== north ==
==> flow/design.v (excerpt) <==
module axi_stream_insert_header #(
    parameter DATA_WD = 32,
    parameter DATA_BYTE_WD = DATA_WD / 8,
    parameter BYTE_CNT_WD = $clog2(DATA_BYTE_WD)
) (
    input clk,
    input rst_n,
    input valid_in,
    input [DATA_WD-1 : 0] data_in,
    input [DATA_BYTE_WD-1 : 0] keep_in,
    input last_in,
    output ready_in,
    output valid_out,
    output [DATA_WD-1 : 0] data_out,
    output [DATA_BYTE_WD-1 : 0] keep_out,
    output last_out,
    input ready_out,
    input valid_insert,
    input [DATA_WD-1 : 0] header_insert,
    input [DATA_BYTE_WD-1 : 0] keep_insert,
    input [BYTE_CNT_WD : 0] byte_insert_cnt,
    output ready_insert
);
export LEC_CHECK = 0
export CAP_MARGIN = 20
export CELL_PAD_IN_SITES_DETAIL_PLACEMENT = 0
export CORE_MARGIN = 2
export CORE_UTILIZATION = 72
export CTS_CLUSTER_SIZE = 75
export GPL_ROUTABILITY_DRIVEN = 1
export HOLD_SLACK_MARGIN = -0.07
export PLACE_DENSITY = 0.35
export SETUP_SLACK_MARGIN = -0.06
export SLEW_MARGIN = 20
create_clock -name core_clock -period 3.72 [get_ports {clk}]
run.sh (not shown) runs the stock make flow with config.mk's settings and CLKGATE_MAP_FILE=.
What the final checks of north revealed, after a flow that finished every stage, was a layout that fails on setup timing.
What south does differently from north at the input level:
- a change of PLACE_DENSITY from 0.35 to 0.6
- a deleted SETUP_SLACK_MARGIN that had been -0.06
- a deleted CTS_CLUSTER_SIZE that had been 75
- a deleted HOLD_SLACK_MARGIN that had been -0.07
- a deleted GPL_ROUTABILITY_DRIVEN that had been 1
- a deleted CELL_PAD_IN_SITES_DETAIL_PLACEMENT that had been 0
- a change of CORE_UTILIZATION from 72 to 40
- a change of the clock period (ns, I/O delays scaled along) from 3.72 to 5.5
### Flow results
south ended with every stage complete and zero timing, DRC or antenna violations.
The core area reported for south is greater than that of north by 82%.
Utilization for south is lower than for north.
Compared with north, south shows a lower routability congestion estimate from global placement.
Diff north -> south: clock slew at the register clock pins of the worst setup and hold paths level; wire length fell by 1700 µm.
south vs north, total routed wire length on the met1 layer went up by about 28%.
Edits applied to the flow inputs when going from south to east:
- a change of PLACE_DENSITY from 0.6 to 0.52
- a change of CORE_UTILIZATION from 40 to 51
- a change of CAP_MARGIN from 20 to 35
- an added CTS_CLUSTER_SIZE of 100
- an added CORE_ASPECT_RATIO of 1.74
- a change of CORE_MARGIN from 2 to 10
- an added TNS_END_PERCENT of 20
- an added CTS_CLUSTER_DIAMETER of 338
==> results <==
east has completed all stages; timing, DRC and antenna checks passed.
[compare] base=south new=east: pre-CTS setup slack level; number of non-clock buffers in the layout rose by 6.9%; largest net degree at the start of global routing lost 21.
#### Input delta (west over east)
- CORE_ASPECT_RATIO changed from 1.74 to 0.5
- PLACE_DENSITY changed from 0.52 to 0.89
- CORE_MARGIN changed from 10 to 2
- CORE_UTILIZATION changed from 51 to 25
- CAP_MARGIN changed from 35 to 20
[summary]
- west | status: complete | timing, DRC, antenna: pass
- On clock-pin slew of the registers on the worst-case setup and hold paths, west and east are basically level.
- The end-of-flow core utilization of west is lower than that of east.
- | hold slack | west vs east | better |
- Of west and east, west shows the higher total power, with east below it.
- Relative to east, the power in sequential cells measured on west has increased slightly.

---

The RTL this note starts from:
==> flow/design.v <==
module axi_stream_insert_header #(
    parameter DATA_WD = 32,
    parameter DATA_BYTE_WD = DATA_WD / 8,
    parameter BYTE_CNT_WD = $clog2(DATA_BYTE_WD)
) (
    input clk,
    input rst_n,
    input valid_in,
    input [DATA_WD-1 : 0] data_in,
    input [DATA_BYTE_WD-1 : 0] keep_in,
    input last_in,
    output ready_in,
    output valid_out,
    output [DATA_WD-1 : 0] data_out,
    output [DATA_BYTE_WD-1 : 0] keep_out,
    output last_out,
    input ready_out,
    input valid_insert,
    input [DATA_WD-1 : 0] header_insert,
    input [DATA_BYTE_WD-1 : 0] keep_insert,
    input [BYTE_CNT_WD : 0] byte_insert_cnt,
    output ready_insert
);
function [BYTE_CNT_WD:0]count_1;
    input [DATA_BYTE_WD-1:0] data_in;
    reg [BYTE_CNT_WD:0]cnt,n;
begin
    cnt=0;
    for (n=0;n<DATA_BYTE_WD; n=n+1) begin
        if(data_in[n])
            cnt = cnt+1'b1; 
            count_1 =cnt;
    end
end
endfunction
localparam IDEL = 4'b0001;
localparam HAEDER_INSERT = 4'b0010;
localparam WAIT = 4'b0100;
localparam IN_OUT = 4'b1000;
reg [3:0] current_state;
reg [3:0] next_state;
reg [BYTE_CNT_WD : 0] byte_insert_cnt_temp;
reg [DATA_BYTE_WD-1 : 0] keep_insert_temp;
reg [DATA_WD-1:0] mem [0:4];
reg [1:0] addr_in;
reg [1:0] addr_out;
reg[4:0] cnt_temp;
reg [DATA_BYTE_WD-1 : 0] keepin_last;
wire [BYTE_CNT_WD:0] keepin_last_count;
wire [4:0] out_cnt ;
reg [2*DATA_WD-1 : 0] data_out_reg;
reg [2*DATA_BYTE_WD-1 : 0] keep_out_reg;
reg last_out_reg;
reg [4:0]cnt_out_temp;
    assign keepin_last_count = count_1(keepin_last); 
    assign ready_in = (current_state == HAEDER_INSERT || current_state==IN_OUT)?1'b1:1'b0;
    assign ready_insert = (current_state == IDEL)?1'b1:1'b0;
    assign valid_out = (current_state == IN_OUT)?1'b1:1'b0;
    assign out_cnt = (keepin_last_count+byte_insert_cnt_temp>DATA_BYTE_WD)?cnt_temp+1'b1:cnt_temp; 
    always @(posedge clk or negedge rst_n) begin
        if(!rst_n)begin
            current_state <= IDEL;
        end else begin
            current_state <= next_state;
        end
    end
    always @(*) begin
        next_state = IDEL;
        case (current_state)
            IDEL:begin
                if(valid_insert && ready_insert) 
                    next_state = HAEDER_INSERT;
                else 
                    next_state = IDEL;     
            end
            HAEDER_INSERT:begin
                if(ready_out && addr_in == 2'd3) 
                    next_state = IN_OUT;
                else if(addr_in == 2'd3)
                    next_state = WAIT; 
                else
                    next_state = HAEDER_INSERT;     
            end
            WAIT:begin
                if(valid_in && ready_out) 
                    next_state = IN_OUT;
                else 
                    next_state = WAIT;     
            end
            IN_OUT:begin
                if(last_out) 
                    next_state = IDEL;
                else 
                    next_state = IN_OUT;     
            end
            default: next_state = IDEL;
        endcase    
    end
    always @(posedge clk or negedge rst_n) begin
        if(!rst_n)begin
            byte_insert_cnt_temp <= 'b0;
            keep_insert_temp <= 'b0;
        end else if(valid_insert && ready_insert) begin
            byte_insert_cnt_temp <= byte_insert_cnt; 
            keep_insert_temp <= keep_insert;
        end else begin
            byte_insert_cnt_temp <= byte_insert_cnt_temp;
            keep_insert_temp <= keep_insert_temp;
        end
    end
    integer k;
    always @(posedge clk or negedge rst_n) begin
        if(!rst_n)begin
            addr_in <= 2'd0;
            cnt_temp <= 5'b0;
            keepin_last <= 'b0; 
            for(k=0;k<=4;k=k+1) 
               mem[k] <= 32'b0;        
        end else if(valid_insert && ready_insert && addr_in==2'd0) begin 
            addr_in <= addr_in + 1'b1;
            mem[addr_in] <= header_insert;
            cnt_temp <= 5'b0;
            keepin_last <= 'b0;
        end else if (valid_in && ready_in && last_in) begin 
            addr_in <= addr_in + 1'b1;
            mem[addr_in] <= data_in;
            cnt_temp <= cnt_temp + 1'b1;
            keepin_last <= keep_in;
        end else if (valid_in && ready_in) begin 
            addr_in <= addr_in + 1'b1;
            mem[addr_in] <= data_in;
            cnt_temp <= cnt_temp + 1'b1;
            keepin_last <= keepin_last;
        end else begin
            addr_in <= addr_in;
            cnt_temp <= cnt_temp;
            keepin_last <= keepin_last;
        end
    end
    always @(posedge clk or negedge rst_n) begin
        if(!rst_n)begin
            data_out_reg <= 'b0;
            keep_out_reg <= 'b0;
            last_out_reg <= 1'b0;
            addr_out <= 'b0;
            cnt_out_temp <= 'b0;
        end else if((current_state==HAEDER_INSERT || current_state==WAIT) && next_state == IN_OUT) begin 
            data_out_reg <= {mem[addr_out],mem[addr_out+1]} << (DATA_BYTE_WD - byte_insert_cnt)*8;
            keep_out_reg <= {DATA_BYTE_WD{1'b1}};
            last_out_reg <= 1'b0;
            addr_out <= addr_out + 1'b1;
            cnt_out_temp <= cnt_out_temp+1'b1;
        end else if (valid_out && ready_out) begin
            data_out_reg <= {mem[addr_out],mem[addr_out+1]} << (DATA_BYTE_WD - byte_insert_cnt)*8; 
            addr_out <= addr_out + 1'b1;
            cnt_out_temp <= cnt_out_temp+1'b1;
            if (cnt_out_temp == out_cnt-1'b1) begin
            last_out_reg <= 1'b1;
            keep_out_reg <= {keep_insert_temp,keepin_last} << (DATA_BYTE_WD - byte_insert_cnt);            
            end else begin                                                                                                                                           
            last_out_reg <= 1'b0;
            keep_out_reg <= {DATA_BYTE_WD{1'b1}};               
            end
        end else begin
            data_out_reg <= data_out_reg;
            keep_out_reg <= keep_out_reg;
            last_out_reg <= 1'b0;
            addr_out <= 'b0;
            cnt_out_temp <= 'b0;
        end
    end
    assign data_out = data_out_reg[2*DATA_WD-1:DATA_WD];
    assign keep_out = (out_cnt == cnt_temp)?keep_out_reg[2*DATA_BYTE_WD-1:DATA_BYTE_WD]:keep_out_reg[DATA_BYTE_WD-1:0];
    assign last_out = last_out_reg;
endmodule
clock: 5.5 ns
lec_check: 0
cap_margin: 0
core_aspect_ratio: 0.5
core_margin: 4
core_utilization: 51
cts_cluster_diameter: 338
cts_cluster_size: 100
hold_slack_margin: 0.17
place_density: 0.52
slew_margin: 20
tns_end_percent: 20
Next try:
ABC_AREA = 0   (was not set)
CAP_MARGIN = 20   (was 0)
CELL_PAD_IN_SITES_GLOBAL_PLACEMENT = 3   (was not set)
CORE_ASPECT_RATIO = not set   (was 0.5)
CORE_MARGIN = 2   (was 4)
CORE_UTILIZATION = 21   (was 51)
CTS_CLUSTER_DIAMETER = not set   (was 338)
CTS_CLUSTER_SIZE = not set   (was 100)
GPL_TIMING_DRIVEN = 0   (was not set)
HOLD_SLACK_MARGIN = not set   (was 0.17)
PLACE_DENSITY = 0.9   (was 0.52)
SETUP_SLACK_MARGIN = 1.02   (was not set)
TNS_END_PERCENT = 95   (was 20)
- The changed run completed with no timing, DRC or antenna violations
- first-iteration DRC count is lower by 15%
- core utilization goes down by 35 points
- total power climbs by 11%
Next try:
CELL_PAD_IN_SITES_GLOBAL_PLACEMENT = not set   (was 3)
GPL_TIMING_DRIVEN = not set   (was 0)
PLACE_DENSITY = 0.6   (was 0.9)
=> Sequential power hardly moves; total power came out lower by 4.9%; register-to-register slack gets better by 0.17 ns; synthesized area is unchanged; sequential share of layout area went up by 0.55 points.
Next try:
ABC_AREA = 1   (was 0)
CORE_UTILIZATION = 42   (was 21)
CTS_CLUSTER_DIAMETER = 338   (was not set)
CTS_CLUSTER_SIZE = 100   (was not set)
SETUP_SLACK_MARGIN = not set   (was 1.02)
TNS_END_PERCENT = not set   (was 95)
=> Combinational power increases by a few percent; global-route usage increases by 12 points; design area increases slightly; fmax decreases by a few percent.
Power is estimated from default activity; no workload was simulated.
